--- flow/design.v ---
`timescale 1ns/1ps
module master_ahb(
  input  logic        clk_master,
  input  logic        rst_master,
  input  logic        HREADY,          
  input  logic [31:0] HRDATA,          
  input  logic [31:0] data_top,
  input  logic        write_top,       
  input  logic [3:0]  beat_length,     
  input  logic        enb,             
  input  logic [31:0] addr_top,
  input  logic        wrap_enb,        
  output logic [31:0] HADDR,
  output logic        HWRITE,
  output logic [2:0]  HSIZE,
  output logic [31:0] HWDATA,
  output logic [2:0]  HBURST,
  output logic [1:0]  HTRANS,
  output logic fifo_empty,
  output logic fifo_full
);
  typedef enum logic [2:0] {
    S_IDLE                = 3'b000,
    S_WRITE_ADDR          = 3'b001,
    S_WRITE_DATA          = 3'b010
  } state_t;
  state_t present_state, next_state;
  logic [31:0] addr_internal;
  logic [3:0]  count;         
  logic [3:0]  wr_ptr;
  logic [3:0]  rd_ptr;
  localparam int MEM_DEPTH = 16;
  logic [31:0] mem [0:MEM_DEPTH-1];
  logic next_HWRITE;
  logic [2:0] next_HSIZE;                
  logic [31:0] next_HWDATA;
  logic [2:0] next_HBURST;
  logic [1:0] next_HTRANS;
  logic [4:0] fifo_count;  
  logic push, pop;
  assign push = write_top && (fifo_count < MEM_DEPTH);
  assign pop  = (present_state == S_WRITE_DATA) && HREADY &&
                (HBURST == 3'b011 || HBURST == 3'b000) && (fifo_count > 0);
  assign fifo_empty = (fifo_count == 0);
  assign fifo_full  = (fifo_count >= MEM_DEPTH-1);  
  always_ff @(posedge clk_master or posedge rst_master) begin
    if (rst_master) begin
      wr_ptr        <= 4'd0;
      rd_ptr        <= 4'd0;
      addr_internal <= 32'h0;
      count         <= 4'd0;
      present_state <= S_IDLE;
      HWRITE        <= 1'b0;
      HSIZE         <= 3'b010;
      HWDATA        <= 32'h0;
      HBURST        <= 3'b000;
      HTRANS        <= 2'b00;
      fifo_count    <= 5'd0;
      for (int i = 0; i < MEM_DEPTH; i = i + 1) mem[i] <= 32'h0;
    end else begin
      if (push) begin
        mem[wr_ptr] <= data_top;
        wr_ptr <= wr_ptr + 1'b1;
      end
      if (pop) begin
        rd_ptr <= rd_ptr + 1'b1;
      end
      if (push && !pop)
        fifo_count <= fifo_count + 1'b1;
      else if (pop && !push)
        fifo_count <= fifo_count - 1'b1;
      present_state <= next_state;
      HWRITE <= next_HWRITE;
      HSIZE  <= next_HSIZE;
      HWDATA <= next_HWDATA;
      HBURST <= next_HBURST;
      HTRANS <= next_HTRANS;
      if (present_state == S_IDLE && next_state == S_WRITE_ADDR) begin
        addr_internal <= addr_top;
        count <= 4'd0;
      end
      if (present_state == S_WRITE_DATA && HREADY) begin
        if (HBURST == 3'b011) begin  
          count <= count + 1'b1;
          if (!wrap_enb) begin
            addr_internal <= addr_internal + 32'h4;
          end else begin
            if (addr_internal[3:0] == 4'hC)  
              addr_internal <= addr_internal - 32'hC;  
            else
              addr_internal <= addr_internal + 32'h4;
          end
        end else if (HBURST == 3'b000) begin  
          count <= 4'd0;  
        end
      end
    end
  end
  always_comb begin
    next_state    = present_state;
    next_HWRITE   = 1'b0;
    next_HSIZE    = 3'b010;
    next_HWDATA   = 32'h0;                 
    next_HBURST   = 3'b000;
    next_HTRANS   = 2'b00;
    case (present_state)
      S_IDLE: begin
        if (enb && HREADY && (fifo_count > 0)) begin
          if (beat_length == 1 && !wrap_enb) begin
            next_HWRITE = 1'b1;
            next_HBURST = 3'b000;  
            next_state = S_WRITE_ADDR;
          end else if (beat_length == 4) begin
            next_HWRITE = 1'b1;
            next_HBURST = 3'b011;  
            next_state = S_WRITE_ADDR;
          end
        end
      end
      S_WRITE_ADDR: begin
        next_HWRITE = 1'b1;
        next_HSIZE  = 3'b010;   
        next_HBURST = HBURST;   
        next_HTRANS = 2'b10;    
        next_state = S_WRITE_DATA;
      end
      S_WRITE_DATA: begin
        next_HWRITE = 1'b1;
        next_HSIZE  = 3'b010;
        next_HBURST = HBURST;   
        if (HBURST == 3'b000) begin
          if (fifo_count > 0)
            next_HWDATA = mem[rd_ptr];   
          else
            next_HWDATA = data_top;
          next_HTRANS = 2'b10;
          if (HREADY) next_state = S_IDLE;
        end
        else if (HBURST == 3'b011) begin
          if (fifo_count > 0) begin
            next_HWDATA = mem[rd_ptr];
          end else begin
            next_HWDATA = 32'h0;  
          end
          next_HTRANS = 2'b11;  
          if ((count == 4'd3) && HREADY) next_state = S_IDLE;
        end
      end
      default: next_state = S_IDLE;
    endcase
  end
  assign HADDR = addr_internal;
endmodule
--- flow/config.mk ---
export PLATFORM = sky130hd
export DESIGN_NAME = master_ahb
export DESIGN_NICKNAME = master_ahb
export VERILOG_FILES = /design/flow/design.v
export SDC_FILE = /design/flow/constraint.sdc
export NUM_CORES = 4
export LEC_CHECK = 0
export CAP_MARGIN = 20
export CORE_MARGIN = 2
export CORE_UTILIZATION = 71
export CTS_CLUSTER_DIAMETER = 379
export SLEW_MARGIN = 20
--- flow/constraint.sdc ---
create_clock -name core_clock -period 3.58 [get_ports {clk_master}]
set_input_delay 0.7160 -clock core_clock [delete_from_list [all_inputs] [get_ports {clk_master}]]
set_output_delay 0.7160 -clock core_clock [all_outputs]
set_load 0.01 [all_outputs]
--- flow/run.sh ---
#!/bin/bash
# the make line also repeats each setting of config.mk as NAME=value (left out here)
make -C /OpenROAD-flow-scripts/flow DESIGN_CONFIG=/design/flow/config.mk WORK_HOME=/design/flow/orfs CLKGATE_MAP_FILE= finish
==> flow_metrics.tcl, run 1 <==
# flow metrics
set metrics [dict create \
    status "complete, no violations" \
    nFillCells 2011 \
    synth_area_sq_mm 0.0273 \
    cpMaxStageDelayCell "or4_1" \
    slowest_delay_ps 560 \
    arrival_ps 2710 \
    yosys_area_sq_mm 0.0273 \
    ys_seq_elements 600 \
    io_buffers 144 \
    use_met3 0.0989 \
    grt_pass1_wl_um 125000 \
    synth.distinct_cells 76 \
    p_comb_frac 0.217 \
    chip_area_sq_mm 0.0401 \
    p_leak_nw 14.5 \
    cts_hold_buf 0 \
    fin_crit_sh 0.958 \
    drc 0 \
    clock_latency_ps 630 \
    yosys_warnings 2 \
    switching_share 0.270 \
    critPathRequiredTime_ps 2860 \
    p_clk_mw 6.72 \
    clockPowerShare 0.296 \
    drtAntennaViolNets 0 \
    yosysTopAreaCellShare 0.548 \
    fp_util 0.724 \
    reg2reg_depth 9 \
    slew_headroom 0.279 \
    core_sq_mm 0.0378 \
    overflow 0 \
    die.size.x_um 200 \
    ys_sh_aoi 0.111 \
    ioPinCount 181 \
    min_path_cells 1 \
    finalNetCount 2411 \
    setup_tns_ps 0 \
    crit_cells 5 \
    final_util 0.843 \
    dr.pass1.iters 6 \
    setup_viol 0 \
    ys_async_sr_fraction 1.00 \
    die_h_um 200 \
    clock-root-buffer "clkbuf_16" \
    top_area_cell "dfrtp_1" \
    r2r-start "rd_ptr[1]" \
    sequentialPowerShare 0.487 \
    powerDensity_mw_per_mm2 713 \
    area_leaders "dfrtp_1 (55%), mux2_2 (22%), a22oi_1 (2.7%)" \
    endpoint_kind "output port" \
    worstPathCellList "or4_1, or2_1, buf_12, clkinv_2, clkdlybuf4s50_1" \
    routedWlPerCell_um 28.9 \
    edf_count 0 \
    numCtsBuffers 60 \
    viasPerCell 7.07 \
    cts_tree "yes" \
    synthFlopType "dfrtp_1" \
    clock_skew_ps 19.8 \
    seq_cell_power_mw 11.0 \
    dp_hpwl_um 47600 \
    antenna_found_initial 2 \
    synth.most_common_cell "dfrtp_1" \
    synthToLayoutAreaGrowth_pct 16.4 \
    route.vias.total 20200 \
    synth-seq-area-share 0.549 \
    rows 71 \
    cts_sinks 600 \
    clkTransAtPathRegs_ps 60 \
    drv_slew 0 \
    finalWorstPathRequiredPeriod_ps 3430 \
    hold_path.class "flip-flop to flip-flop" \
    whs_endpoint "mem[14][26]" \
    worst_slack_ps 149 \
    crit_path_end "fifo_empty" \
    tightest_slew_ps 1080 \
    htreeDepth 2 \
    r2r_slack_ps 390 \
    track_usage 0.414 \
    internal_power_mw 16.6 \
    grt_max_degree 83 \
    rsz0062_at_grt "false" \
    path_buffers 3 \
    switching_power_mw 6.12 \
    synthMuxAreaShare 0.229 \
    detailedPlace.worstSlack_ps 321 \
    grt.met1_usage 0.537 \
    warnings 67 \
    ir_worst_vdd_mv 0.547 \
    ys_cells 2178 \
    wirelength_um 82300 \
    maxCapViolCount 0 \
    fa_ha_area_frac 0.00714 \
    cts_buffer_depth 3 \
    cp_max_fo 23 \
    top_cells_by_count "dfrtp_1 (599), mux2_2 (531), nand2_1 (133)" \
    max_freq_ghz 0.291 \
    critical_path_class "flip-flop to output port" \
    startpoint "fifo_count[3]" \
    syn_inst 2178 \
    top_usage_layer "met2" \
    synth.avg_cell_area_sq_um 12.6 \
    place.gp.congestion 0.902 \
    xor_area_frac 0.00449 \
    min_from "mem[14][26]" \
    power-top-group "registers" \
    grt_pass1_vias 21000 \
    simple_gate_area_frac 0.0677 \
    post_cts_buffers 0 \
    drt_iter0_drc 2122 \
    cts_resized 0 \
    critPathLaunchType "flip-flop" \
    ys_top_logic_family "multiplexers" \
    grt_util_met2 0.652 \
    p_comb_mw 4.91 \
    hold_viol 0 \
    timing.rr.end "HWDATA[16]" \
    critical-path-top-delay-family "simple AND/OR/NAND/NOR gates" \
]
[per-stage QoR]
stage	hold WS [ps]	cell area [sq um]	instances	power (mW)
2_1_floorplan	468	27400	2180	14.4
3_3_place_gp	481	29700	2739	15.3
3_5_place_dp	487	29700	2739	15.9
4_1_cts	500	31800	2850	22.6
5_1_grt	513	31800	2850	23.7
6_report	499	31800	2851	22.7
[routing by layer]
metal	part of all wire	vias to the layer above
met5	0.00028	-
met4	0.060	4
met3	0.10	358
met2	0.47	1243
met1	0.37	10300
li1	-	8284
[layout make-up]
class,count,area [sq um],area share
timing repair buffer,242,2430,0.0763
clock buffer,95,1880,0.0592
inverter,12,50.0,0.00157
clock inverter,16,259,0.00814
tap,511,639,0.0201
antenna,1,2.50,0.0000787
sequential,600,15000,0.472
multi-input combinational,1374,11500,0.362
==> run 2: changes to the inputs <==
Settings changed: CORE_UTILIZATION 71 to 40, CTS_CLUSTER_DIAMETER 379 to not set, PLACE_DENSITY set to 0.6.
Clock period 3.58 ns to 2.54 ns, I/O delays scaled along.
==> run 2 against run 1 <==
  * The layout now fails its checks (negative setup slack)
  * Area after synthesis stayed put
  * First-iteration DRC count shrank 26%
  * Utilization decreased by 34 points
  * Die area rose by 76%
  * Power grew 43%
  * Wire length grew 8.1%
  * Setup slack lost 260 ps
  * Clock skew grew 11 ps
  * Sequential cell count unchanged
  * Non-clock buffer count up 108
  * Cell area increased by 5.7%
  * Critical path type unchanged
  * Largest cell class unchanged
  * Highest routed layer unchanged
==> flow_metrics.tcl, run 2 <==
# flow metrics
set metrics [dict create \
    status "failed layout checks" \
    so_faults "negative setup slack" \
    critical-path-top-delay-family "simple AND/OR/NAND/NOR gates" \
    simple_gate_area_frac 0.0677 \
    slew_headroom 0.544 \
    p_clk_mw 9.72 \
    fa_ha_area_frac 0.00714 \
    yosys_area_sq_mm 0.0273 \
    cp_max_fo 3 \
    top_cells_by_count "dfrtp_1 (599), mux2_2 (531), nand2_1 (133)" \
    rsz0062_at_grt "true" \
    design_area_sq_mm 0.0336 \
    finalWorstPathRequiredPeriod_ps 2650 \
    syn_inst 2178 \
    antenna_found_initial 2 \
    ioPinCount 181 \
    fp_util 0.406 \
    slowest_delay_ps 530 \
    maxUsedRoutingLayer "met5" \
    cts_tree "yes" \
    sequentialPowerShare 0.474 \
    synthMuxAreaShare 0.229 \
    top_area_cell "dfrtp_1" \
    cts_buffer_depth 3 \
    hold_viol 0 \
    synth.most_common_cell "dfrtp_1" \
    route.vias.total 19800 \
    r2r_slack_ps -100 \
    rows 95 \
    xor_area_frac 0.00449 \
    timing.rr.end "fifo_count[4]" \
    synth-seq-area-share 0.549 \
    grt_max_degree 107 \
    power-top-group "registers" \
    wirelength_um 89000 \
    arrival_ps 2140 \
    overflow 0 \
    critPathRequiredTime_ps 2030 \
    htreeDepth 3 \
    ys_top_logic_family "multiplexers" \
    powerDensity_mw_per_mm2 966 \
    hold_slack_ps 412 \
    ys_cells 2178 \
    core_sq_mm 0.0674 \
    clock-root-buffer "clkbuf_16" \
    critPathLaunchType "flip-flop" \
    seq_cell_power_mw 15.4 \
    grt_pass1_wl_um 133000 \
    setup_tns_ps -302 \
    grt_pass1_vias 20600 \
    maxCapViolCount 0 \
    critical_path_class "flip-flop to output port" \
    clock_latency_ps 620 \
    dpl_cell_area_sq_mm 0.0312 \
    dp_hpwl_um 56500 \
    antennaDiodeCount 0 \
    path_buffers 4 \
    synth_area_sq_mm 0.0273 \
    drv_slew 0 \
    clock_skew_ps 30.5 \
    wirelength_met1_um 37000 \
    numCtsBuffers 67 \
    switching_power_mw 8.78 \
    final_util 0.499 \
    p_leak_nw 15.2 \
    warnings 69 \
    cts_hold_buf 0 \
    die_h_um 265 \
    ys_async_sr_fraction 1.00 \
    finalNetCount 2526 \
    yosys_warnings 2 \
    switching_share 0.270 \
    worst_slack_ps -113 \
    place.gp.congestion 0.870 \
    die.size.x_um 265 \
    crit_path_end "fifo_empty" \
    drtAntennaViolNets 0 \
    worstPathCellList "or4_4, or2_4, buf_4, buf_12, clkinv_2, buf_6" \
    met2WireLength_um 43400 \
    viasPerCell 5.96 \
    startpoint "fifo_count[4]" \
    yosysTopAreaCellShare 0.548 \
    max_freq_ghz 0.377 \
    cpMaxStageDelayCell "or4_4" \
    synthFlopType "dfrtp_1" \
    io_buffers 144 \
    r2r-start "fifo_count[4]" \
    crit_cells 6 \
    synthToLayoutAreaGrowth_pct 23.0 \
    area_leaders "dfrtp_1 (55%), mux2_2 (22%), a22oi_1 (2.7%)" \
    ir_worst_vdd_mv 0.489 \
    p_comb_mw 7.37 \
    ys_sh_aoi 0.111 \
    synth.avg_cell_area_sq_um 12.6 \
    ys_seq_elements 600 \
    p_comb_frac 0.227 \
    dr.pass1.iters 5 \
    drt_iter0_drc 1572 \
    endpoint_kind "output port" \
    clockPowerShare 0.299 \
    synth.distinct_cells 76 \
    edf_count 0 \
    cts_sinks 600 \
    hold_path.class "primary input to asynchronous set/reset pin" \
    tightest_slew_ps 681 \
    track_usage 0.254 \
    reg2reg_depth 12 \
    wl_met3_um 5260 \
    internal_power_mw 23.7 \
    setup_viol 3 \
    drc 0 \
    fin_crit_sh 1.04 \
    clkTransAtPathRegs_ps 60 \
    chip_area_sq_mm 0.0705 \
    routedWlPerCell_um 26.8 \
]
-- run 2: routing by layer --
layer,vias to the layer above,global-route usage
met5,-,0
met4,2,0.0861
met3,200,0.0468
met2,655,0.427
met1,10400,0.330
li1,8527,-
-- run 2: through the flow --
step / cells / setup WS, ps / power, mW
after detailed placement: 3200 / -242 / 22.6
after CTS: 3322 / -177 / 32.5
after global routing: 3325 / -203 / 34.1
after global placement: 3200 / -229 / 22.0
after floorplan: 2180 / -6150 / 20.4
final: 3325 / -113 / 32.5
-- run 2: what timing repair did --
| action | in CTS | in global routing |
|---|---|---|
| buffers inserted | 6 | 3 |
| setup endpoints to repair | 4 | 31 |
| hold endpoints to repair | 0 | 0 |
| cloned | 1 | 0 |
| resized | 17 | 29 |
| pin swaps | 12 | 13 |
-- run 2: cell type report --
cell class	count	area, sq um
sequential	600	15000
tap	873	1090
multi-input combinational	1374	11600
clock buffer	93	1890
clock inverter	23	297
inverter	12	52.6
timing repair buffer	350	3640
fill	5841	33800
==> run 3: changes to the inputs <==
Settings changed: CORE_UTILIZATION 40 to 66, CTS_CLUSTER_DIAMETER set to 159, GPL_TIMING_DRIVEN set to 0, MAX_ROUTING_LAYER set to met4, MIN_ROUTING_LAYER set to met1, PLACE_DENSITY 0.6 to 0.68, TNS_END_PERCENT set to 15.
Clock period 2.54 ns to 3.96 ns, I/O delays scaled along.
==> run 3 against run 2 <==
  * The layout still fails its checks (negative setup slack)
  * Wire length is 8.6% higher
  * Sequential cell count stayed put
  * Register-to-register slack improved by 30 ps
  * Global-route usage is 21 points higher
  * Cell area down 5.0%
  * Critical path depth is 1 higher
  * Clock power down 37%
  * First-iteration DRC count grew 91%
  * Setup slack improved by 40 ps
  * Non-clock buffer count is 2 lower
  * Utilization grew 28 points
  * Power down 37%
==> flow_metrics.tcl, run 3 <==
# flow metrics
set metrics [dict create \
    arrival_ps 4530 \
    simple_gate_area_frac 0.0677 \
    wirelength_um 96700 \
    path_buffers 2 \
    fin_crit_sh 1.02 \
    cts_hold_buf 0 \
    cts_sinks 600 \
    hold_slack_ps 501 \
    grt_pass1_vias 21000 \
    cp_max_fo 10 \
    so_faults "negative setup slack" \
    critPathLaunchType "flip-flop" \
    synthMuxAreaShare 0.229 \
    post_cts_buffers 0 \
    worstPathCellList "clkinv_1, nor2_1, clkbuf_1, a221oi_1, o21ai_0, nor2_1, a21oi_1" \
    synth.distinct_cells 76 \
    die_h_um 208 \
    edf_count 0 \
    clock-root-buffer "clkbuf_16" \
    synth.most_common_cell "dfrtp_1" \
    switching_power_mw 5.62 \
    yosysTopAreaCellShare 0.548 \
    power-top-group "registers" \
    ys_cells 2178 \
    p_comb_frac 0.213 \
    clock_latency_ps 640 \
    synthFlopType "dfrtp_1" \
    timing.rr.end "HWDATA[21]" \
    tightest_slew_ps 1300 \
    drt_iter0_drc 3006 \
    powerDensity_mw_per_mm2 644 \
    warnings 67 \
    core_sq_mm 0.0408 \
    dr.pass1.iters 8 \
    viasPerCell 7.11 \
    slowest_delay_ps 1080 \
    crit_cells 7 \
    syn_inst 2178 \
    power_mw 20.6 \
    routedWlPerCell_um 32.5 \
    synth-seq-area-share 0.549 \
    setup_tns_ps -189 \
    overflow 0 \
    startpoint "rd_ptr[3]" \
    critical_path_class "flip-flop to flip-flop" \
    critPathRequiredTime_ps 4460 \
    fp_util 0.670 \
    cts_resized 0 \
    fa_ha_area_frac 0.00714 \
    sequentialPowerShare 0.488 \
    cpMaxStageDelayCell "nor2_1" \
    worst_slack_ps -72.8 \
    p_clk_mw 6.16 \
    ioPinCount 181 \
    ys_seq_elements 600 \
    clock_skew_ps 24.1 \
    clockPowerShare 0.300 \
    ys_async_sr_fraction 1.00 \
    reg2reg_depth 7 \
    htreeDepth 2 \
    ys_sh_aoi 0.111 \
    critical-path-top-delay-family "buffers and inverters" \
    xor_area_frac 0.00449 \
    io_buffers 133 \
    ir_worst_vdd_mv 0.535 \
    drv_slew 0 \
    clkTransAtPathRegs_ps 60 \
    route.vias.total 21200 \
    setup_viol 5 \
    hold_viol 0 \
    p_comb_mw 4.38 \
    synthToLayoutAreaGrowth_pct 16.8 \
    yosys_area_sq_mm 0.0273 \
    timing.critical_path.mode_cell "nor2_1" \
    endpoint_kind "flip-flop" \
    p_leak_nw 14.5 \
    crit_path_end "HWDATA[21]" \
    rsz0062_at_grt "false" \
    top_cells_by_count "dfrtp_1 (599), mux2_2 (531), nand2_1 (133)" \
    drtAntennaViolNets 0 \
    yosys_warnings 2 \
    internal_power_mw 14.9 \
    final_util 0.782 \
    top_area_cell "dfrtp_1" \
    switching_share 0.273 \
    grt_pass1_wl_um 141000 \
    die.size.x_um 208 \
    max_freq_ghz 0.248 \
    finalWorstPathRequiredPeriod_ps 4030 \
    r2r_slack_ps -70 \
    synth_area_sq_mm 0.0273 \
    cts_tree "yes" \
    antenna_found_initial 4 \
    track_usage 0.463 \
    dp_hpwl_um 61600 \
    slew_headroom 0.135 \
    numCtsBuffers 59 \
    ys_top_logic_family "multiplexers" \
    synth.avg_cell_area_sq_um 12.6 \
    area_leaders "dfrtp_1 (55%), mux2_2 (22%), a22oi_1 (2.7%)" \
    cts_buffer_depth 3 \
    status "failed layout checks" \
    place.gp.congestion 0.955 \
    maxCapViolCount 0 \
    finalNetCount 2516 \
    drc 0 \
    grt_max_degree 37 \
    rows 74 \
    r2r-start "rd_ptr[3]" \
    chip_area_sq_mm 0.0431 \
    hold_path.class "primary input to asynchronous set/reset pin" \
    seq_cell_power_mw 10.0 \
]
run 3: per-stage QoR:
step	instance area, sq um	setup WS (ps)	std cells
global route	31900	3.34	2978
CTS	31900	134	2973
finish	31900	-72.8	2978
detailed placement	29800	144	2865
floorplan	27400	-5010	2180
global placement	29300	-8350	2845
run 3: layout make-up:
type	count	area (sq um)
Tap cell	532	666
Clock inverter	15	290
Buffer	194	833
Antenna cell	4	10.0
Fill cell	2512	8890
Inverter	12	50.0
Clock buffer	93	1850
Sequential cell	600	15000
Timing Repair Buffer	154	1750
Multi-Input combinational cell	1374	11500
run 3: per-layer routing:
metal	track usage	routed length [um]	part of all wire	vias to the layer above
li1	-	-	-	8493
met1	0.604	36200	0.37	10800
met2	0.650	41900	0.43	1490
met3	0.124	11700	0.12	409
met4	0.286	6920	0.072	0
met5	-	0	0	-
==> run 4: changes to the inputs <==
Settings changed: CAP_MARGIN 20 to 0, CORE_UTILIZATION 66 to 69, CTS_CLUSTER_DIAMETER 159 to not set, CTS_CLUSTER_SIZE set to 13, GPL_TIMING_DRIVEN 0 to not set, MAX_ROUTING_LAYER met4 to not set, MIN_ROUTING_LAYER met1 to not set, PLACE_DENSITY 0.68 to not set, TNS_END_PERCENT 15 to not set.
Clock period 3.96 ns to 2.44 ns, I/O delays scaled along.
==> run 4 against run 3 <==
  * Still fails the layout checks on negative setup slack
  * Via count fell by 1.8%
  * Sequential share of layout area fell by 2.1 points
  * Clock power rose by 49%
==> flow_metrics.tcl, run 4 <==
# flow metrics
set metrics [dict create \
    io_buffers 144 \
    die.size.x_um 203 \
    syn_inst 2178 \
    finalNetCount 2559 \
    arrival_ps 3260 \
    r2r-start "fifo_count[1]" \
    tightest_slew_ps 792 \
    ys_cells 2178 \
    critPathRequiredTime_ps 2950 \
    r2r_slack_ps -310 \
    simple_gate_area_frac 0.0677 \
    hold_viol 0 \
    route.vias.total 20800 \
    synthMuxAreaShare 0.229 \
    crit_cells 12 \
    p_comb_frac 0.241 \
    warnings 70 \
    setup_tns_ps -1200 \
    slowest_delay_ps 540 \
    cts_tree "yes" \
    power-top-group "registers" \
    stdcell_count 3003 \
    chip_area_sq_mm 0.0412 \
    rsz0062_at_grt "true" \
    yosys_warnings 2 \
    routedWlPerCell_um 28.7 \
    clock-root-buffer "clkbuf_16" \
    drv_slew 0 \
    top_area_cell "dfrtp_1" \
    antenna_found_initial 3 \
    drt_iter0_drc 1870 \
    yosys_area_sq_mm 0.0273 \
    reg2reg_depth 12 \
    fin_crit_sh 1.13 \
    timing.rr.end "fifo_count[4]" \
    fa_ha_area_frac 0.00714 \
    synth_area_sq_mm 0.0273 \
    p_comb_mw 8.09 \
    critical_path_class "flip-flop to flip-flop" \
    grt_pass1_vias 21400 \
    p_clk_mw 9.17 \
    hold_slack_ps 294 \
    wirelength_um 86000 \
    timing.critical_path.mode_cell "inv_4" \
    ir_worst_vdd_mv 0.906 \
    powerDensity_mw_per_mm2 1000 \
    crit_path_end "fifo_count[4]" \
    drc 0 \
    sequentialPowerShare 0.485 \
    multiInputGateArea_sq_mm 0.0118 \
    worstPathCellList "or4_4, or2_4, and3_4, inv_4, ha_4, inv_4, fa_2, a21o_1, a21oi_2, xnor2_1, nor2_1, xor2_1" \
    ys_sh_aoi 0.111 \
    slew_headroom 0.468 \
    finalWorstPathRequiredPeriod_ps 2750 \
    area_leaders "dfrtp_1 (55%), mux2_2 (22%), a22oi_1 (2.7%)" \
    numCtsBuffers 59 \
    dr.pass1.iters 9 \
    setup_viol 11 \
    edf_count 0 \
    maxCapViolCount 0 \
    ys_seq_elements 600 \
    p_leak_nw 15.4 \
    critPathLaunchType "flip-flop" \
    rows 72 \
    yosysTopAreaCellShare 0.548 \
    detailedPlace.worstSlack_ps -407 \
    critical-path-top-delay-family "simple AND/OR/NAND/NOR gates" \
    grt_pass1_wl_um 130000 \
    startpoint "fifo_count[1]" \
    grt_max_degree 84 \
    path_buffers 2 \
    synth.most_common_cell "dfrtp_1" \
    internal_power_mw 24.1 \
    xor_area_frac 0.00449 \
    cp_max_fo 3 \
    top_cells_by_count "dfrtp_1 (599), mux2_2 (531), nand2_1 (133)" \
    ys_top_logic_family "multiplexers" \
    status "failed layout checks" \
    max_freq_ghz 0.364 \
    ioPinCount 181 \
    ys_async_sr_fraction 1.00 \
    viasPerCell 6.92 \
    endpoint_kind "flip-flop" \
    nFillCells 1981 \
    track_usage 0.422 \
    core_sq_mm 0.0389 \
    worst_slack_ps -310 \
    clock_latency_ps 650 \
    drtAntennaViolNets 0 \
    synth-seq-area-share 0.549 \
    so_faults "negative setup slack" \
    dp_hpwl_um 54000 \
    overflow 0 \
    cpMaxStageDelayCell "or4_4" \
    cts_buffer_depth 3 \
    cts_sinks 600 \
    fp_util 0.702 \
    power_mw 33.5 \
    clock_skew_ps 44.5 \
    synthFlopType "dfrtp_1" \
    synth.distinct_cells 76 \
    seq_cell_power_mw 16.2 \
    switching_share 0.279 \
    flop_area_sq_mm 0.0150 \
    dp.cells 2872 \
    clkTransAtPathRegs_ps 70 \
    switching_power_mw 9.36 \
    place.gp.congestion 0.910 \
    htreeDepth 2 \
    synth.avg_cell_area_sq_um 12.6 \
    clockPowerShare 0.274 \
    hold_path.class "primary input to asynchronous set/reset pin" \
    synthToLayoutAreaGrowth_pct 22.4 \
    die_h_um 203 \
]
-- run 4: area by class of cell --
class | count | area share
clock buffers | 91 | 0.0532
diodes | 3 | 0.000224
well taps | 518 | 0.0194
clock inverters | 14 | 0.00434
flip-flops and latches | 600 | 0.449
multi-input cells | 1375 | 0.352
inverters | 12 | 0.00176
repair buffers | 390 | 0.120
-- run 4: through the flow --
| step | util | cell area, sq um |
|---|---|---|
| 2_1_floorplan | - | 27400 |
| 3_3_place_gp | 0.797 | 31000 |
| 3_5_place_dp | 0.797 | 31000 |
| 4_1_cts | 0.851 | 33100 |
| 5_1_grt | 0.860 | 33500 |
| 6_report | 0.860 | 33500 |
-- run 4: layer usage --
metal | vias up | GRT usage | routed length, um
li1 | 8577 | - | -
met1 | 10600 | 0.540 | 31900
met2 | 1204 | 0.675 | 40400
met3 | 349 | 0.0917 | 8310
met4 | 4 | 0.240 | 5430
met5 | - | 0 | 25
-- run 4: what timing repair did --
action / in CTS / in global routing
gates cloned: 1 / 2
hold buffers: 0 / 0
endpoints found under the setup margin: 45 / 34
pin swaps: 12 / 19
setup buffers: 7 / 13
gates resized: 29 / 57
==> run 5: changes to the inputs <==
Settings changed: CAP_MARGIN 0 to 20, CORE_UTILIZATION 69 to 40, CTS_CLUSTER_SIZE 13 to not set, PLACE_DENSITY set to 0.6, SETUP_SLACK_MARGIN set to 0.26.
Clock period 2.44 ns to 3.84 ns, I/O delays scaled along.
==> run 5 against run 4 <==
  * The run now finishes clean
  * Clock skew shrank 18 ps
  * Clock power is 29% lower
  * Cell area down 3.2%
  * Sequential power fell by 37%
  * Area after synthesis stayed put
  * Setup slack better by 660 ps
  * Die area up 71%
  * Critical path depth down 7
  * Synthesized cell count stayed put
  * Highest routed layer unchanged
==> flow_metrics.tcl, run 5 <==
# flow metrics
set metrics [dict create \
    p_comb_frac 0.212 \
    yosys_warnings 2 \
    grt_util_met2 0.420 \
    cts_hold_buf 0 \
    dp_hpwl_um 53600 \
    powerDensity_mw_per_mm2 655 \
    simple_gate_area_frac 0.0677 \
    max_freq_ghz 0.287 \
    cpMaxStageDelayCell "clkdlybuf4s50_1" \
    finalWorstPathRequiredPeriod_ps 3490 \
    ys_top_logic_family "multiplexers" \
    critical_path_class "flip-flop to output port" \
    endpoint_kind "output port" \
    ir_worst_vdd_mv 0.335 \
    use_met3 0.0443 \
    ys_seq_elements 600 \
    post_cts_buffers 0 \
    seq_cell_power_mw 10.2 \
    design_area_sq_mm 0.0324 \
    viasPerCell 6.02 \
    dr.pass1.iters 8 \
    fp_util 0.406 \
    switching_share 0.270 \
    min_from "mem[0][28]" \
    fin_crit_sh 0.909 \
    setup_viol 0 \
    core_sq_mm 0.0674 \
    yosysTopAreaCellShare 0.548 \
    synth-seq-area-share 0.549 \
    clock_latency_ps 610 \
    edf_count 0 \
    synthToLayoutAreaGrowth_pct 18.5 \
    cts_sinks 600 \
    crit_path_end "fifo_empty" \
    antenna_found_initial 2 \
    grt_pass1_wl_um 133000 \
    grt_pass1_vias 20200 \
    hold_path.class "flip-flop to flip-flop" \
    area_leaders "dfrtp_1 (55%), mux2_2 (22%), a22oi_1 (2.7%)" \
    cts_tree "yes" \
    reg2reg_depth 7 \
    rsz0062_at_grt "false" \
    top_area_cell "dfrtp_1" \
    top_usage_layer "met2" \
    r2r-start "rd_ptr[0]" \
    slew_headroom 0.240 \
    whs_endpoint "mem[0][28]" \
    fa_ha_area_frac 0.00714 \
    synth_area_sq_mm 0.0273 \
    critical-path-top-delay-family "buffers and inverters" \
    cts_resized 0 \
    crit_cells 5 \
    sequentialPowerShare 0.480 \
    grt_max_degree 155 \
    die.size.x_um 265 \
    numCtsBuffers 68 \
    chip_area_sq_mm 0.0705 \
    clock-root-buffer "clkbuf_16" \
    wirelength_um 87800 \
    cts_buffer_depth 3 \
    grt.met1_usage 0.332 \
    startpoint "fifo_count[0]" \
    route.vias.total 19500 \
    switching_power_mw 5.73 \
    place.gp.congestion 0.866 \
    timing.rr.end "HWDATA[15]" \
    finalNetCount 2424 \
    p_clk_mw 6.52 \
    clkTransAtPathRegs_ps 60 \
    die_h_um 265 \
    critPathLaunchType "flip-flop" \
    min_path_cells 1 \
    xor_area_frac 0.00449 \
    synthMuxAreaShare 0.229 \
    p_comb_mw 4.49 \
    drv_slew 0 \
    warnings 69 \
    syn_inst 2178 \
    final_util 0.481 \
    power-top-group "registers" \
    ioPinCount 181 \
    worstPathCellList "or4_1, or2_1, buf_4, clkinv_2, clkdlybuf4s50_1" \
    tightest_slew_ps 1140 \
    clock_skew_ps 26.7 \
    drc 0 \
    dpl_cell_area_sq_mm 0.0301 \
    path_buffers 3 \
    antennaDiodeCount 0 \
    synthFlopType "dfrtp_1" \
    cp_max_fo 13 \
    yosys_area_sq_mm 0.0273 \
    r2r_slack_ps 680 \
    track_usage 0.252 \
    synth.distinct_cells 76 \
    drt_iter0_drc 1659 \
    synth.avg_cell_area_sq_um 12.6 \
    synth.most_common_cell "dfrtp_1" \
    maxCapViolCount 0 \
    drtAntennaViolNets 0 \
    status "complete, no violations" \
    ys_sh_aoi 0.111 \
    top_cells_by_count "dfrtp_1 (599), mux2_2 (531), nand2_1 (133)" \
    htreeDepth 3 \
    arrival_ps 2720 \
    critPathRequiredTime_ps 3070 \
    slowest_delay_ps 540 \
    clockPowerShare 0.308 \
    setup_tns_ps 0 \
    ys_async_sr_fraction 1.00 \
    routedWlPerCell_um 27.2 \
    ys_cells 2178 \
    hold_viol 0 \
    rows 95 \
    p_leak_nw 14.6 \
    io_buffers 144 \
    overflow 0 \
    internal_power_mw 15.5 \
]
run 5: metrics by stage:
step                setup slack [ps]  hold WS (ps)  power, mW  instances
global placement                 479           482       14.4       3106
finish                           350           498       21.2       3231
CTS                              321           500       21.3       3231
floorplan                      -5110           468       13.4       2180
detailed placement               420           487       14.8       3106
global route                     271           510       22.3       3231
run 5: final cells by class:
cell class | instances | area [sq um]
Sequential cell | 600 | 15000
Clock buffer | 104 | 2060
Fill cell | 5926 | 35000
Clock inverter | 21 | 189
Inverter | 12 | 50.0
Timing Repair Buffer | 247 | 2440
Tap cell | 873 | 1090
Multi-Input combinational cell | 1374 | 11500
run 5: per-layer routing:
layer / vias up / routed length [um]
li1: 8298 / -
met5: - / 22
met3: 194 / 4810
met4: 4 / 3070
met2: 602 / 42400
met1: 10400 / 37500
==> run 6: changes to the inputs <==
Settings changed: CORE_UTILIZATION 40 to 58, SETUP_SLACK_MARGIN 0.26 to 0.56.
Clock period 3.84 ns to 2.5 ns, I/O delays scaled along.
==> run 6 against run 5 <==
  * Now fails the layout checks on negative setup slack
  * Wire length grew 4.1%
  * Sequential power grew 54%
  * Cell area increased by 9.4%
==> flow_metrics.tcl, run 6 <==
# flow metrics
set metrics [dict create \
    cts_hold_buf 0 \
    max_freq_ghz 0.366 \
    die.size.x_um 221 \
    p_comb_frac 0.249 \
    startpoint "fifo_count[3]" \
    so_faults "negative setup slack" \
    syn_inst 2178 \
    synth-seq-area-share 0.549 \
    yosysTopAreaCellShare 0.548 \
    r2r-start "fifo_count[3]" \
    antenna_found_initial 0 \
    cp_max_fo 4 \
    top_area_cell "dfrtp_1" \
    final_util 0.761 \
    p_leak_nw 16.5 \
    rows 79 \
    critPathLaunchType "flip-flop" \
    clkTransAtPathRegs_ps 60 \
    dr.pass1.iters 6 \
    seq_cell_power_mw 15.7 \
    rsz0062_at_grt "true" \
    ys_sh_aoi 0.111 \
    timing.critical_path.mode_cell "inv_4" \
    critPathRequiredTime_ps 3020 \
    drv_slew 0 \
    clock_latency_ps 640 \
    nFillCells 3006 \
    fa_ha_area_frac 0.00714 \
    timing.rr.end "fifo_count[4]" \
    path_buffers 2 \
    critical-path-top-delay-family "simple AND/OR/NAND/NOR gates" \
    yosys_area_sq_mm 0.0273 \
    wirelength_um 91400 \
    grt_max_degree 81 \
    fin_crit_sh 1.09 \
    hold_slack_ps 354 \
    fp_util 0.587 \
    finalNetCount 2618 \
    crit_path_end "fifo_count[4]" \
    detailedPlace.worstSlack_ps -260 \
    ys_async_sr_fraction 1.00 \
    overflow 0 \
    grt_pass1_vias 21100 \
    dpl_cell_area_sq_mm 0.0311 \
    slew_headroom 0.479 \
    ys_top_logic_family "multiplexers" \
    track_usage 0.361 \
    grt_pass1_wl_um 133000 \
    simple_gate_area_frac 0.0677 \
    synth_area_sq_mm 0.0273 \
    sequentialPowerShare 0.464 \
    p_comb_mw 8.43 \
    drc 0 \
    warnings 69 \
    design_area_sq_mm 0.0354 \
    p_clk_mw 9.71 \
    synthMuxAreaShare 0.229 \
    finalWorstPathRequiredPeriod_ps 2730 \
    htreeDepth 2 \
    clock-root-buffer "clkbuf_16" \
    synthFlopType "dfrtp_1" \
    routedWlPerCell_um 28.9 \
    ioPinCount 181 \
    arrival_ps 3250 \
    chip_area_sq_mm 0.0489 \
    synthToLayoutAreaGrowth_pct 29.6 \
    tightest_slew_ps 780 \
    endpoint_kind "flip-flop" \
    worst_slack_ps -233 \
    clockPowerShare 0.287 \
    ys_cells 2178 \
    drtAntennaViolNets 0 \
    switching_share 0.278 \
    critical_path_class "flip-flop to flip-flop" \
    drt_iter0_drc 2057 \
    slowest_delay_ps 540 \
    hold_viol 0 \
    switching_power_mw 9.40 \
    cpMaxStageDelayCell "or4_4" \
    power-top-group "registers" \
    cts_sinks 600 \
    status "failed layout checks" \
    place.gp.congestion 0.877 \
    die_h_um 221 \
    xor_area_frac 0.00449 \
    internal_power_mw 24.5 \
    hold_path.class "primary input to asynchronous set/reset pin" \
    reg2reg_depth 12 \
    crit_cells 12 \
    worstPathCellList "or4_4, or2_4, and3_4, inv_4, ha_4, inv_4, fa_2, a21o_1, a21oi_2, xnor2_1, nor2_1, xor2_1" \
    ir_worst_vdd_mv 0.761 \
    viasPerCell 6.56 \
    area_leaders "dfrtp_1 (55%), mux2_2 (22%), a22oi_1 (2.7%)" \
    powerDensity_mw_per_mm2 956 \
    ys_seq_elements 600 \
    route.vias.total 20700 \
    io_buffers 144 \
    yosys_warnings 2 \
    top_cells_by_count "dfrtp_1 (599), mux2_2 (531), nand2_1 (133)" \
    synth.distinct_cells 76 \
    dp_hpwl_um 55200 \
    numCtsBuffers 61 \
    setup_viol 36 \
    edf_count 0 \
    r2r_slack_ps -230 \
    clock_skew_ps 26.9 \
    cts_tree "yes" \
    synth.avg_cell_area_sq_um 12.6 \
    synth.most_common_cell "dfrtp_1" \
    cts_buffer_depth 3 \
    maxCapViolCount 0 \
    core_sq_mm 0.0466 \
]
[run 6: metal layers]
metal,global-route usage,share of wire,vias up
met3,0.0600,0.075,236
met4,0.174,0.047,0
met2,0.573,0.47,895
met1,0.489,0.40,10900
met5,0,0,-
li1,-,-,8691
[run 6: layout make-up]
| class | instances | area [sq um] | area share |
|---|---|---|---|
| Inverter | 12 | 70.1 | 0.00198 |
| Clock buffer | 84 | 1720 | 0.0487 |
| Antenna cell | 1 | 2.50 | 0.0000706 |
| Multi-Input combinational cell | 1378 | 12600 | 0.356 |
| Tap cell | 607 | 759 | 0.0214 |
| Timing Repair Buffer | 444 | 4800 | 0.135 |
| Sequential cell | 600 | 15000 | 0.425 |
| Clock inverter | 31 | 408 | 0.0115 |
[run 6: through the flow]
step | cells | power [mW] | setup TNS, ps
2_1_floorplan | 2180 | 20.8 | -3707700
3_3_place_gp | 2935 | 22.5 | -3790
6_report | 3157 | 33.9 | -3850
5_1_grt | 3156 | 35.3 | -4960
3_5_place_dp | 2935 | 23.1 | -4030
4_1_cts | 3123 | 33.3 | -392
[run 6: what timing repair did]
action,CTS,global route
endpoints found under the setup margin,165,552
pin swaps,69,38
buffers inserted,65,24
gates resized,297,105
cloned,8,9
==> run 7: changes to the inputs <==
Settings changed: CTS_CLUSTER_SIZE set to 100, SETUP_SLACK_MARGIN 0.56 to not set.
Clock period 2.5 ns to 2.88 ns, I/O delays scaled along.
==> run 7 against run 6 <==
  * The run now finishes clean
  * Die area unchanged
  * Sequential cell count unchanged
  * Utilization decreased by 6.1 points
  * Cell area decreased by 8.0%
  * Power decreased by 17%
  * Non-clock buffer count decreased by 146
  * Hold slack improved by 32 ps
==> flow_metrics.tcl, run 7 <==
# flow metrics
set metrics [dict create \
    status "complete, no violations" \
    p_leak_nw 14.9 \
    htreeDepth 2 \
    crit_path_end "fifo_empty" \
    cpMaxStageDelayCell "or4_4" \
    max_freq_ghz 0.351 \
    wirelength_um 83700 \
    ys_seq_elements 600 \
    seq_cell_power_mw 13.6 \
    synth.avg_cell_area_sq_um 12.6 \
    power_mw 28.0 \
    die.size.x_um 221 \
    fp_util 0.587 \
    grt_pass1_wl_um 127000 \
    powerDensity_mw_per_mm2 859 \
    simple_gate_area_frac 0.0677 \
    finalNetCount 2468 \
    cts_buffer_depth 3 \
    core_sq_mm 0.0466 \
    fin_crit_sh 0.989 \
    critPathRequiredTime_ps 2300 \
    switching_share 0.266 \
    critical_path_class "flip-flop to output port" \
    clock_skew_ps 19.7 \
    ys_cells 2178 \
    numCtsBuffers 61 \
    power-top-group "registers" \
    dpl_cell_area_sq_mm 0.0304 \
    maxCapViolCount 0 \
    viasPerCell 6.50 \
    track_usage 0.344 \
    fa_ha_area_frac 0.00714 \
    cts_sinks 600 \
    ys_async_sr_fraction 1.00 \
    route.vias.total 19500 \
    synthMuxAreaShare 0.229 \
    place.gp.congestion 0.852 \
    ioPinCount 181 \
    hold_path.class "primary input to asynchronous set/reset pin" \
    nFillCells 3389 \
    worstPathCellList "or4_4, or2_4, buf_12, clkinv_4, clkdlybuf4s15_2" \
    synthToLayoutAreaGrowth_pct 19.2 \
    yosys_warnings 2 \
    synth.distinct_cells 76 \
    top_area_cell "dfrtp_1" \
    xor_area_frac 0.00449 \
    synthFlopType "dfrtp_1" \
    slew_headroom 0.506 \
    overflow 0 \
    ys_sh_aoi 0.111 \
    stdcell_count 3006 \
    crit_cells 5 \
    drt_iter0_drc 1766 \
    synth_area_sq_mm 0.0273 \
    drtAntennaViolNets 0 \
    routedWlPerCell_um 27.8 \
    chip_area_sq_mm 0.0489 \
    synth-seq-area-share 0.549 \
    setup_viol 0 \
    warnings 67 \
    clock_latency_ps 640 \
    grt_max_degree 96 \
    clock-root-buffer "clkbuf_16" \
    clockPowerShare 0.296 \
    switching_power_mw 7.45 \
    slowest_delay_ps 540 \
    cts_tree "yes" \
    drc 0 \
    p_clk_mw 8.30 \
    antenna_found_initial 1 \
    critical-path-top-delay-family "simple AND/OR/NAND/NOR gates" \
    internal_power_mw 20.6 \
    arrival_ps 2270 \
    design_area_sq_mm 0.0326 \
    hold_viol 0 \
    yosysTopAreaCellShare 0.548 \
    area_leaders "dfrtp_1 (55%), mux2_2 (22%), a22oi_1 (2.7%)" \
    yosys_area_sq_mm 0.0273 \
    io_buffers 144 \
    endpoint_kind "output port" \
    p_comb_frac 0.220 \
    sequentialPowerShare 0.484 \
    dp.cells 2890 \
    dr.pass1.iters 6 \
    synth.most_common_cell "dfrtp_1" \
    top_cells_by_count "dfrtp_1 (599), mux2_2 (531), nand2_1 (133)" \
    cp_max_fo 14 \
    drv_slew 0 \
    dp_hpwl_um 52600 \
    hold_slack_ps 386 \
    r2r_slack_ps 80 \
    tightest_slew_ps 738 \
    timing.rr.end "HWDATA[16]" \
    reg2reg_depth 9 \
    rows 79 \
    rsz0062_at_grt "false" \
    clkTransAtPathRegs_ps 60 \
    ys_top_logic_family "multiplexers" \
    grt_pass1_vias 20000 \
    edf_count 0 \
    ir_worst_vdd_mv 0.723 \
    syn_inst 2178 \
    r2r-start "rd_ptr[0]" \
    path_buffers 3 \
    finalWorstPathRequiredPeriod_ps 2850 \
    startpoint "fifo_count[3]" \
    die_h_um 221 \
    critPathLaunchType "flip-flop" \
    p_comb_mw 6.16 \
]
==> run 7: per-layer routing <==
metal	global-route usage	wire (um)
met5	0	0
met4	0.128	3130
met3	0.0635	6520
met2	0.545	39100
met1	0.478	34900
==> run 7: metrics by stage <==
step	TNS, ps	util	worst slack [ps]
6_report	0	0.700	30.4
4_1_cts	0	0.699	5.23
3_3_place_gp	-7.32	0.653	-6.30
5_1_grt	0	0.700	2.84
3_5_place_dp	-212	0.653	-57.0
2_1_floorplan	-3524780	-	-5880
==> run 7: cell type report <==
type,instances,area (sq um),share of cell area
Sequential cell,600,15000,0.461
Tap cell,607,759,0.0233
Antenna cell,1,2.50,0.0000768
Clock buffer,90,1840,0.0564
Inverter,12,53.8,0.00165
Timing Repair Buffer,298,3060,0.0939
Multi-Input combinational cell,1374,11600,0.355
Clock inverter,24,293,0.00898
==> run 7: what timing repair did <==
item | in CTS | in global routing
pin swaps | 1 | 1
resized | 9 | 6
hold buffers | 0 | 0
setup buffers | 0 | 1
endpoints found under the setup margin | 2 | 3
==> run 8: changes to the inputs <==
Settings changed: CAP_MARGIN 20 to 0, CORE_UTILIZATION 58 to 72, CTS_CLUSTER_SIZE 100 to 33, PLACE_DENSITY 0.6 to not set, PLACE_DENSITY_LB_ADDON set to 0.01, SETUP_SLACK_MARGIN set to 0.74.
Clock period 2.88 ns to 2.57 ns, I/O delays scaled along.
==> run 8 against run 7 <==
  * The run now fails in global routing
  * Die area is 19% lower
  * Area after synthesis stayed put
  * Synthesized cell count stayed put
==> flow_metrics.tcl, run 8 <==
# yosys + openroad results
set metrics [dict create \
    status "stopped before the end" \
    stop_stage "global routing" \
    synth.distinct_cells 76 \
    dp.cells 2818 \
    top_cells_by_count "dfrtp_1 (599), mux2_2 (531), nand2_1 (133)" \
    numCtsBuffers 59 \
    cts_sinks 600 \
    synthFlopType "dfrtp_1" \
    die_h_um 199 \
    ys_cells 2178 \
    dpl_cell_area_sq_mm 0.0309 \
    io_buffers 144 \
    area_leaders "dfrtp_1 (55%), mux2_2 (22%), a22oi_1 (2.7%)" \
    simple_gate_area_frac 0.0677 \
    xor_area_frac 0.00449 \
    edf_count 0 \
    yosys_area_sq_mm 0.0273 \
    ioPinCount 181 \
    clock-root-buffer "clkbuf_16" \
    core_sq_mm 0.0375 \
    chip_area_sq_mm 0.0395 \
    htreeDepth 2 \
    synth.most_common_cell "dfrtp_1" \
    fp_util 0.729 \
    place.gp.congestion 0.917 \
    synth_area_sq_mm 0.0273 \
    cts_buffer_depth 3 \
    yosysTopAreaCellShare 0.548 \
    ys_sh_aoi 0.111 \
    ys_seq_elements 600 \
    dp_hpwl_um 52100 \
    cts_hold_buf 0 \
    fa_ha_area_frac 0.00714 \
    synth.avg_cell_area_sq_um 12.6 \
    synth-seq-area-share 0.549 \
    yosys_warnings 2 \
    rows 71 \
    die.size.x_um 199 \
    ys_top_logic_family "multiplexers" \
    syn_inst 2178 \
    top_area_cell "dfrtp_1" \
    ys_async_sr_fraction 1.00 \
    synthMuxAreaShare 0.229 \
]
[run 8: per-stage QoR]
step                      hold slack [ps]  total power, mW  setup WS, ps
after global placement                481             21.8          -163
after detailed placement              487             22.6          -277
after CTS                             230             32.3          -127
after floorplan                       468             20.3         -6130
[run 8: repair_timing]
item,4_1_cts
pin swaps,80
gates cloned,10
buffers inserted,99
gates resized,339
endpoints found under the setup margin,648
==> run 9: changes to the inputs <==
Settings changed: ABC_AREA set to 1, CAP_MARGIN 0 to 20, CORE_UTILIZATION 72 to 40, CTS_CLUSTER_SIZE 33 to not set, GPL_ROUTABILITY_DRIVEN set to 1, MIN_ROUTING_LAYER set to met2, PLACE_DENSITY set to 0.6, PLACE_DENSITY_LB_ADDON 0.01 to not set, SETUP_SLACK_MARGIN 0.74 to not set, SLEW_MARGIN 20 to 40, TNS_END_PERCENT set to 60.
Clock period 2.57 ns to 5.0 ns, I/O delays scaled along.
==> run 9 against run 8 <==
  * The run now finishes clean
  * Synthesized cell count up 66%
  * Die area increased by 85%
  * Area after synthesis rose by 3.7%
==> flow_metrics.tcl, run 9 <==
# flow metrics
set metrics [dict create \
    grt_pass1_wl_um 137000 \
    switching_power_mw 7.83 \
    io_buffers 144 \
    yosysTopAreaCellShare 0.529 \
    drc 0 \
    numCtsBuffers 66 \
    simple_gate_area_frac 0.242 \
    overflow 0 \
    cts_buffer_depth 3 \
    ys_seq_elements 600 \
    r2r_slack_ps 1360 \
    p_comb_frac 0.344 \
    clock_skew_ps 23.5 \
    tightest_slew_ps 927 \
    viasPerCell 7.32 \
    rows 97 \
    syn_inst 3606 \
    slowest_delay_ps 640 \
    yosys_warnings 2 \
    ys_sh_aoi 0.146 \
    track_usage 0.366 \
    htreeDepth 3 \
    synth_area_sq_mm 0.0284 \
    antenna_found_initial 0 \
    route.vias.total 34100 \
    maxCapViolCount 0 \
    cp_max_fo 24 \
    finalWorstPathRequiredPeriod_ps 3640 \
    timing.critical_path.mode_cell "nand2_1" \
    place.gp.congestion 0.940 \
    xor_area_frac 0.00278 \
    p_clk_mw 4.86 \
    setup_viol 0 \
    startpoint "rd_ptr[0]" \
    max_freq_ghz 0.275 \
    min_path_cells 2 \
    clock-root-buffer "clkbuf_16" \
    fin_crit_sh 0.727 \
    internal_power_mw 12.0 \
    ys_async_sr_fraction 1.00 \
    synth.most_common_cell "nand2_1" \
    grt_max_degree 116 \
    finalNetCount 3782 \
    fa_ha_area_frac 0.00688 \
    detailedPlace.worstSlack_ps 1330 \
    routedWlPerCell_um 19.6 \
    die.size.x_um 270 \
    p_comb_mw 6.81 \
    clkTransAtPathRegs_ps 60 \
    reg2reg_depth 10 \
    hold_viol 0 \
    dp_hpwl_um 52200 \
    sequentialPowerShare 0.411 \
    warnings 73 \
    powerDensity_mw_per_mm2 603 \
    p_leak_nw 15.6 \
    clock_latency_ps 610 \
    core_sq_mm 0.0701 \
    rsz0062_at_grt "false" \
    path_buffers 2 \
    ys_top_logic_family "simple AND/OR/NAND/NOR gates" \
    fp_util 0.404 \
    die_h_um 270 \
    setup_tns_ps 0 \
    ir_worst_vdd_mv 0.305 \
    cts_sinks 600 \
    cts_resized 0 \
    power-top-group "registers" \
    post_cts_buffers 0 \
    drt_iter0_drc 6676 \
    synthMuxAreaShare 0 \
    arrival_ps 4170 \
    drv_slew 0 \
    crit_path_end "HWDATA[3]" \
    area_leaders "dfrtp_1 (53%), nand2_1 (15%), o21ai_0 (8.9%)" \
    critPathLaunchType "flip-flop" \
    worst_slack_ps 1360 \
    synth.avg_cell_area_sq_um 7.86 \
    whs_endpoint "mem[3][27]" \
    design_area_sq_mm 0.0328 \
    grt_pass1_vias 34100 \
    synthToLayoutAreaGrowth_pct 15.8 \
    clockPowerShare 0.245 \
    wirelength_um 91600 \
    cts_tree "yes" \
    cts_hold_buf 0 \
    synth-seq-area-share 0.530 \
    critical-path-top-delay-family "simple AND/OR/NAND/NOR gates" \
    r2r-start "rd_ptr[0]" \
    synthFlopType "dfrtp_1" \
    top_cells_by_count "nand2_1 (1,168), dfrtp_1 (599), o21ai_0 (504)" \
    critical_path_class "flip-flop to flip-flop" \
    dr.pass1.iters 36 \
    top_area_cell "dfrtp_1" \
    edf_count 0 \
    slew_headroom 0.380 \
    ioPinCount 181 \
    synth.distinct_cells 43 \
    seq_cell_power_mw 8.14 \
    ys_cells 3606 \
    yosys_area_sq_mm 0.0284 \
    min_from "mem[3][27]" \
    cpMaxStageDelayCell "nor2_4" \
    drtAntennaViolNets 0 \
    dpl_cell_area_sq_mm 0.0306 \
    endpoint_kind "flip-flop" \
    worstPathCellList "inv_1, ha_1, nand2_4, nand4_1, nor2_4, buf_4, nand3_2, nand2_1, nand2_1, a21oi_2" \
    status "complete, no violations" \
    switching_share 0.395 \
    chip_area_sq_mm 0.0730 \
    critPathRequiredTime_ps 5530 \
    hold_path.class "flip-flop to flip-flop" \
    timing.rr.end "HWDATA[3]" \
    crit_cells 10 \
]
==> run 9: layout make-up <==
type | count | area [sq um]
fillers | 6993 | 37300
multi-input cells | 2521 | 11400
diodes | 16 | 40.0
clock inverters | 8 | 72.6
flip-flops and latches | 600 | 15000
clock buffers | 103 | 1990
repair buffers | 196 | 2060
inverters | 276 | 1050
well taps | 940 | 1180
==> run 9: metrics by stage <==
stage	util	std cells	hold WS [ps]	total power [mW]
finish	0.468	4660	483	19.8
global route	0.468	4644	504	21.0
CTS	0.466	4640	487	19.3
detailed placement	0.436	4529	473	14.6
global placement	0.435	4527	465	14.4
floorplan	-	3608	446	12.5
==> run 9: metal layers <==
layer  GRT usage  share of wire  up-vias
li1            -              -    11500
met1           -              0    12300
met2       0.412           0.46     9253
met3       0.504           0.42      981
met4      0.0773           0.10       48
met5       0.199          0.015        -
==> run 10: changes to the inputs <==
Settings changed: ABC_AREA 1 to not set, CELL_PAD_IN_SITES_DETAIL_PLACEMENT set to 0, CORE_UTILIZATION 40 to 57, GPL_ROUTABILITY_DRIVEN 1 to not set, MAX_ROUTING_LAYER set to met5, MIN_ROUTING_LAYER met2 to not set, PLACE_DENSITY 0.6 to not set, PLACE_DENSITY_LB_ADDON set to 0.17, SLEW_MARGIN 40 to 30, TNS_END_PERCENT 60 to 100.
Clock period 5.0 ns to 4.1 ns, I/O delays scaled along.
==> run 10 against run 9 <==
  * Clock power grew 8.4%
  * Die area shrank 32%
  * Non-clock buffer count is 33 higher
  * First-iteration DRC count down 71%
  * Highest routed layer unchanged
  * Clock-buffer cell count is 8 lower
  * Power shrank 4.3%
  * Global-route usage decreased by 3.2 points
  * Wire length decreased by 11%
  * Critical path type is now flip-flop to output port
  * Hold slack better by 19 ps
==> flow_metrics.tcl, run 10 <==
# flow metrics
set metrics [dict create \
    synthToLayoutAreaGrowth_pct 15.2 \
    synth.most_common_cell "dfrtp_1" \
    ioPinCount 181 \
    finalNetCount 2399 \
    ir_worst_vdd_mv 0.415 \
    grt_max_degree 137 \
    critPathLaunchType "flip-flop" \
    ys_sh_aoi 0.111 \
    area_leaders "dfrtp_1 (55%), mux2_2 (22%), a22oi_1 (2.7%)" \
    cp_max_fo 23 \
    min_from "mem[13][11]" \
    clock_skew_ps 21.9 \
    die_h_um 223 \
    clock_latency_ps 640 \
    critical_path_class "flip-flop to output port" \
    post_cts_buffers 0 \
    drt_iter0_drc 1910 \
    chip_area_sq_mm 0.0497 \
    io_buffers 144 \
    path_buffers 3 \
    slowest_delay_ps 570 \
    yosys_area_sq_mm 0.0273 \
    synth.distinct_cells 76 \
    critPathRequiredTime_ps 3280 \
    fa_ha_area_frac 0.00714 \
    antenna_found_initial 2 \
    warnings 69 \
    cts_tree "yes" \
    ys_cells 2178 \
    cts_sinks 600 \
    yosysTopAreaCellShare 0.548 \
    design_area_sq_mm 0.0315 \
    ys_top_logic_family "multiplexers" \
    reg2reg_depth 10 \
    clkTransAtPathRegs_ps 60 \
    maxCapViolCount 0 \
    p_comb_mw 4.12 \
    top_area_cell "dfrtp_1" \
    synth-seq-area-share 0.549 \
    p_leak_nw 14.3 \
    slew_headroom 0.283 \
    dr.pass1.iters 6 \
    yosys_warnings 2 \
    route.vias.total 19500 \
    synth.avg_cell_area_sq_um 12.6 \
    setup_viol 0 \
    min_path_cells 1 \
    htreeDepth 2 \
    endpoint_kind "output port" \
    crit_path_end "fifo_empty" \
    critical-path-top-delay-family "buffers and inverters" \
    routedWlPerCell_um 27.9 \
    timing.rr.end "HWDATA[31]" \
    internal_power_mw 13.8 \
    track_usage 0.333 \
    powerDensity_mw_per_mm2 602 \
    switching_power_mw 5.11 \
    switching_share 0.270 \
    p_clk_mw 5.27 \
    wirelength_um 81800 \
    sequentialPowerShare 0.504 \
    antennaDiodeCount 0 \
    max_freq_ghz 0.274 \
    synthFlopType "dfrtp_1" \
    fin_crit_sh 0.891 \
    cts_hold_buf 0 \
    fp_util 0.575 \
    drv_slew 0 \
    place.gp.congestion 0.895 \
    drc 0 \
    dpl_cell_area_sq_mm 0.0296 \
    hold_viol 0 \
    finalWorstPathRequiredPeriod_ps 3650 \
    overflow 0 \
    rows 80 \
    ys_async_sr_fraction 1.00 \
    tightest_slew_ps 1080 \
    p_comb_frac 0.218 \
    dp_hpwl_um 48100 \
    r2r-start "rd_ptr[1]" \
    numCtsBuffers 61 \
    rsz0062_at_grt "false" \
    cpMaxStageDelayCell "or4_1" \
    drtAntennaViolNets 0 \
    edf_count 0 \
    simple_gate_area_frac 0.0677 \
    synth_area_sq_mm 0.0273 \
    xor_area_frac 0.00449 \
    hold_slack_ps 501 \
    die.size.x_um 223 \
    clock-root-buffer "clkbuf_16" \
    grt_pass1_wl_um 125000 \
    core_sq_mm 0.0475 \
    status "complete, no violations" \
    worstPathCellList "or4_1, or2_1, buf_4, clkinv_2, clkdlybuf4s50_1" \
    seq_cell_power_mw 9.56 \
    grt_pass1_vias 20100 \
    viasPerCell 6.64 \
    whs_endpoint "mem[13][11]" \
    power-top-group "registers" \
    cts_buffer_depth 3 \
    cts_resized 0 \
    startpoint "fifo_count[3]" \
    setup_tns_ps 0 \
    ys_seq_elements 600 \
    clockPowerShare 0.278 \
    arrival_ps 2830 \
    r2r_slack_ps 620 \
    hold_path.class "flip-flop to flip-flop" \
    synthMuxAreaShare 0.229 \
    syn_inst 2178 \
    crit_cells 5 \
    top_cells_by_count "dfrtp_1 (599), mux2_2 (531), nand2_1 (133)" \
]
## run 10: layout make-up
class	count	area [sq um]
fill	3509	16100
sequential	600	15000
multi-input combinational	1374	11500
timing repair buffer	229	2250
clock buffer	95	1810
tap	615	769
clock inverter	9	55.1
inverter	12	50.0
## run 10: through the flow
step                      worst slack [ps]  power, mW  utilization  std cells
final                                  449       19.0        0.662       2934
after global routing                   371       19.9        0.662       2934
after CTS                              425       19.0        0.662       2934
after floorplan                      -4900       12.6            -       2180
after global placement                 663       13.3        0.623       2830
after detailed placement               632       13.7        0.623       2830
## run 10: routing by layer
metal	global-route usage	wire length, um	share of wire	up-vias
li1	-	-	-	8233
met4	0.149	3720	0.045	4
met3	0.0548	6650	0.081	216
met5	0	30	0.00037	-
met2	0.528	37900	0.46	908
met1	0.457	33500	0.41	10100
==> run 11: changes to the inputs <==
Settings changed: CAP_MARGIN 20 to 0, CELL_PAD_IN_SITES_DETAIL_PLACEMENT 0 to not set, CORE_UTILIZATION 57 to 70, CTS_CLUSTER_SIZE set to 33, MAX_ROUTING_LAYER met5 to not set, PLACE_DENSITY_LB_ADDON 0.17 to not set, SLEW_MARGIN 30 to 20, TNS_END_PERCENT 100 to not set.
Clock period 4.1 ns to 2.57 ns, I/O delays scaled along.
==> run 11 against run 10 <==
  * Highest routed layer is now met4
  * Sequential cell count is the same
  * Now fails the layout checks on negative setup slack
  * Clock skew down 7.0 ps
  * Power grew 66%
  * Setup slack got worse by 590 ps
  * Wire length increased by 3.7%
  * Critical path type unchanged
  * Sequential share of layout area down 1.8 points
==> flow_metrics.tcl, run 11 <==
# flow metrics
set metrics [dict create \
    status "failed layout checks" \
    so_faults "negative setup slack" \
    path_buffers 4 \
    hold_slack_ps 157 \
    detailedPlace.worstSlack_ps -236 \
    syn_inst 2178 \
    die_h_um 202 \
    synthToLayoutAreaGrowth_pct 19.6 \
    multiInputGateArea_sq_mm 0.0116 \
    worst_slack_ps -141 \
    crit_cells 6 \
    critPathRequiredTime_ps 2060 \
    die.size.x_um 202 \
    cts_sinks 600 \
    route.vias.total 20600 \
    p_leak_nw 15.0 \
    final_util 0.848 \
    clock_latency_ps 640 \
    wirelength_um 84800 \
    synth.most_common_cell "dfrtp_1" \
    antenna_found_initial 0 \
    rsz0062_at_grt "true" \
    max_freq_ghz 0.369 \
    drtAntennaViolNets 0 \
    worstPathCellList "or4_4, or2_4, buf_4, buf_12, inv_4, buf_6" \
    grt_pass1_wl_um 128000 \
    synthMuxAreaShare 0.229 \
    switching_power_mw 8.73 \
    arrival_ps 2200 \
    p_clk_mw 8.67 \
    grt_pass1_vias 21500 \
    synth_area_sq_mm 0.0273 \
    core_sq_mm 0.0386 \
    ys_sh_aoi 0.111 \
    r2r_slack_ps -90 \
    place.gp.congestion 0.901 \
    dp.cells 2827 \
    p_comb_mw 7.34 \
    ys_cells 2178 \
    switching_share 0.278 \
    drv_slew 0 \
    critPathLaunchType "flip-flop" \
    ioPinCount 181 \
    clkTransAtPathRegs_ps 60 \
    viasPerCell 7.00 \
    htreeDepth 2 \
    dp_hpwl_um 51000 \
    hold_viol 0 \
    power_mw 31.4 \
    synth-seq-area-share 0.549 \
    p_comb_frac 0.234 \
    fa_ha_area_frac 0.00714 \
    cts_buffer_depth 3 \
    yosys_area_sq_mm 0.0273 \
    clockPowerShare 0.276 \
    track_usage 0.420 \
    slew_headroom 0.442 \
    startpoint "fifo_count[3]" \
    crit_path_end "fifo_empty" \
    synth.distinct_cells 76 \
    seq_cell_power_mw 15.4 \
    warnings 69 \
    yosys_warnings 2 \
    area_leaders "dfrtp_1 (55%), mux2_2 (22%), a22oi_1 (2.7%)" \
    yosysTopAreaCellShare 0.548 \
    edf_count 0 \
    top_area_cell "dfrtp_1" \
    nFillCells 2032 \
    cts_hold_buf 0 \
    dpl_cell_area_sq_mm 0.0305 \
    powerDensity_mw_per_mm2 960 \
    fin_crit_sh 1.05 \
    xor_area_frac 0.00449 \
    flop_area_sq_mm 0.0150 \
    drc 0 \
    numCtsBuffers 59 \
    finalWorstPathRequiredPeriod_ps 2710 \
    stdcell_count 2947 \
    clock_skew_ps 14.9 \
    tightest_slew_ps 835 \
    clock-root-buffer "clkbuf_16" \
    sequentialPowerShare 0.490 \
    overflow 0 \
    ys_async_sr_fraction 1.00 \
    rows 72 \
    maxCapViolCount 0 \
    drt_iter0_drc 1981 \
    timing.rr.end "fifo_count[4]" \
    critical_path_class "flip-flop to output port" \
    io_buffers 144 \
    top_cells_by_count "dfrtp_1 (599), mux2_2 (531), nand2_1 (133)" \
    cts_tree "yes" \
    design_area_sq_mm 0.0327 \
    critical-path-top-delay-family "simple AND/OR/NAND/NOR gates" \
    fp_util 0.709 \
    endpoint_kind "output port" \
    routedWlPerCell_um 28.8 \
    power-top-group "registers" \
    synth.avg_cell_area_sq_um 12.6 \
    ys_seq_elements 600 \
    simple_gate_area_frac 0.0677 \
    slowest_delay_ps 540 \
    setup_tns_ps -264 \
    setup_viol 5 \
    dr.pass1.iters 7 \
    hold_path.class "primary input to asynchronous set/reset pin" \
    chip_area_sq_mm 0.0407 \
    cp_max_fo 3 \
    ir_worst_vdd_mv 0.753 \
    finalNetCount 2502 \
    antennaDiodeCount 0 \
    cpMaxStageDelayCell "or4_4" \
    synthFlopType "dfrtp_1" \
    reg2reg_depth 12 \
    grt_max_degree 95 \
    ys_top_logic_family "multiplexers" \
    internal_power_mw 22.7 \
    r2r-start "fifo_count[3]" \
]
run 11: metal layers:
| layer | up-vias | share of wire | GRT usage |
|---|---|---|---|
| met4 | 0 | 0.056 | 0.224 |
| met1 | 10500 | 0.37 | 0.548 |
| met2 | 1279 | 0.47 | 0.658 |
| li1 | 8451 | - | - |
| met3 | 352 | 0.10 | 0.100 |
| met5 | - | 0 | 0 |
run 11: cell type report:
cell class              instances  share of cell area
multi-input cells            1374               0.355
well taps                     518              0.0198
clock inverters                13             0.00321
clock buffers                  96              0.0565
flip-flops and latches        600               0.459
repair buffers                334               0.104
inverters                      12             0.00164
run 11: timing repair:
action                     in CTS  in global routing
resized                        18                 20
pin swaps                      12                 11
cloned                          1                  1
setup endpoints to repair       4                 18
buffers inserted                3                  6
Power figures rest on the tool's default switching activity, not on a simulated workload.
